==> 10-28: inputs <==
Design OQ1_Stopwatch, start of the top module:
module OQ1_Stopwatch(AN, Seg, Dot, CLK, Start, RESET);  
	output [3:0] AN;
	output [6:0] Seg;
	output Dot;
	input CLK, Start, RESET;
	parameter R = 2'b00;
    parameter W = 2'b01;
    parameter C = 2'b10;	
	reg  [11:0] divider_ds;
	reg  [5:0]  divider_ms;
	reg  [6:0]  Seg_Temp;
	reg  [3:0]  D3,D2,D1,D0,D_Temp,AN_Temp;
	reg  [1:0]  state,n_state;
	reg         dp;
	wire        RTC_ds,RTC_ms;
	always @(posedge CLK or posedge RESET) begin
	  if(RESET) divider_ms <= 0;
	  else if(divider_ms==32) divider_ms <= 0;
      else divider_ms <= divider_ms + 1;
    end
    assign RTC_ms = ((divider_ms == 32)?1'b1:1'b0);
	always @(posedge CLK or posedge RESET) begin
      if(RESET) divider_ds <= 0;
      else if(divider_ds==3276) divider_ds <= 0;
      else if(state==C) divider_ds <= divider_ds + 1;
    end
    assign RTC_ds = ((divider_ds == 3276)?1'b1:1'b0);
	always@(posedge CLK or posedge RESET) begin
      if(RESET) begin
        state <= R;
        D3 <= 0;
        D2 <= 0;
        D1 <= 0;
        D0 <= 0;
      end else begin
        state <= n_state;
        if(RTC_ds) begin
          if(D0 == 9) begin
            D0 <= 0;
            if(D1 == 9) begin
              D1 <= 0;
              if(D2 == 9) begin
                D2 <= 0;
                if(D3 == 9) begin
                  D3 <= 0;                  
                end else begin
                  D3 <= D3 + 1;
                end                    
              end else begin
                D2 <= D2 + 1;
              end      
            end else begin
              D1 <= D1 + 1;
            end
          end else begin
            D0 <= D0 + 1;
  ...
==> flow/config.mk <==
export PLATFORM = sky130hd
export DESIGN_NAME = OQ1_Stopwatch
export DESIGN_NICKNAME = OQ1_Stopwatch
export VERILOG_FILES = /design/flow/design.v
export SDC_FILE = /design/flow/constraint.sdc
export NUM_CORES = 4
export LEC_CHECK = 0
export ABC_AREA = 1
export CAP_MARGIN = 40
export CORE_MARGIN = 2
export CORE_UTILIZATION = 72
export CTS_CLUSTER_DIAMETER = 95
export CTS_CLUSTER_SIZE = 10
export GPL_TIMING_DRIVEN = 0
export PLACE_DENSITY_LB_ADDON = 0.0
export SETUP_SLACK_MARGIN = 0.64
export SLEW_MARGIN = 20
export TNS_END_PERCENT = 5
==> flow/constraint.sdc <==
create_clock -name core_clock -period 2.2 [get_ports {CLK}]
set_input_delay 0.4400 -clock core_clock [delete_from_list [all_inputs] [get_ports {CLK}]]
set_output_delay 0.4400 -clock core_clock [all_outputs]
set_load 0.01 [all_outputs]
run.sh (not shown) runs the stock make flow with config.mk's settings and CLKGATE_MAP_FILE=.
==> inputs of 01-01, as changes to 10-28 <==
- CAP_MARGIN: 40 -> 20
- CTS_CLUSTER_DIAMETER: 95 -> default
- CTS_CLUSTER_SIZE: 10 -> default
- GPL_TIMING_DRIVEN: 0 -> default
- SETUP_SLACK_MARGIN: 0.64 -> default
- TNS_END_PERCENT: 5 -> default
==> flow/constraint.sdc (replaced) <==
create_clock -name core_clock -period 2.21 [get_ports {CLK}]
set_input_delay 0.4420 -clock core_clock [delete_from_list [all_inputs] [get_ports {CLK}]]
set_output_delay 0.4420 -clock core_clock [all_outputs]
set_load 0.01 [all_outputs]
==> inputs of 05-23, as changes to 10-28 <==
- CAP_MARGIN: 40 -> 20
- CTS_CLUSTER_DIAMETER: 95 -> 389
- CTS_CLUSTER_SIZE: 10 -> 94
- GPL_TIMING_DRIVEN: 0 -> default
- PLACE_DENSITY: default -> 0.43
- PLACE_DENSITY_LB_ADDON: 0.0 -> default
- SETUP_SLACK_MARGIN: 0.64 -> default
- TNS_END_PERCENT: 5 -> default
==> flow/constraint.sdc (replaced) <==
create_clock -name core_clock -period 5.52 [get_ports {CLK}]
set_input_delay 1.1040 -clock core_clock [delete_from_list [all_inputs] [get_ports {CLK}]]
set_output_delay 1.1040 -clock core_clock [all_outputs]
set_load 0.01 [all_outputs]
==> results <==
metric	10-28	01-01	05-23
Skew final	9.64 ps	6.52 ps	12.1 ps
Core utilization of the finished layout	0.864	0.830	0.843
Clock insertion delay at the later pin of the skew report	300 ps	300 ps	310 ps
Overall power consumption	0.00166 W	0.00162 W	0.000789 W
Worst slack on hold paths	492 ps	486 ps	492 ps
Via count	2573	2422	2398
Final standard cell count with taps included and fillers excluded	447	440	438
Result of the run	finished clean	finished clean	finished clean
DP Area	2980 um2	2930 um2	2930 um2
Worst EP required	1760 ps	1770 ps	4420 ps
Layout overhead on the synthesized area	15.1%	10.6%	12.3%
Detailed router's first-iteration violation count	237	184	177
Cells on Worst Hold Path	2	2	1
Placed wire-length estimate	4450 um	3920 um	4050 um
Buffers, non-clock	24	17	15
Sequential fraction of total cell area	0.350	0.363	0.358
Sequential cell area	1110 um2	1100 um2	1100 um2
Non-Clock Buffer Area Fraction	0.0696	0.0535	0.0478
Capture instance of the worst register-to-register path	D1[0]	D0[1]	D0[1]
Post-Layout Inst Area	3160 um2	3040 um2	3090 um2
Wire length on met2	3500 um	2830 um	3050 um
Share of the clock period used by the worst path	0.879	0.957	0.569
Combinational power	0.000222 W	0.000193 W	0.0000787 W
Layout clock area frac	0.0293	0.0305	0.0515
No activity file was given, so power comes from the tool's default toggle rates.
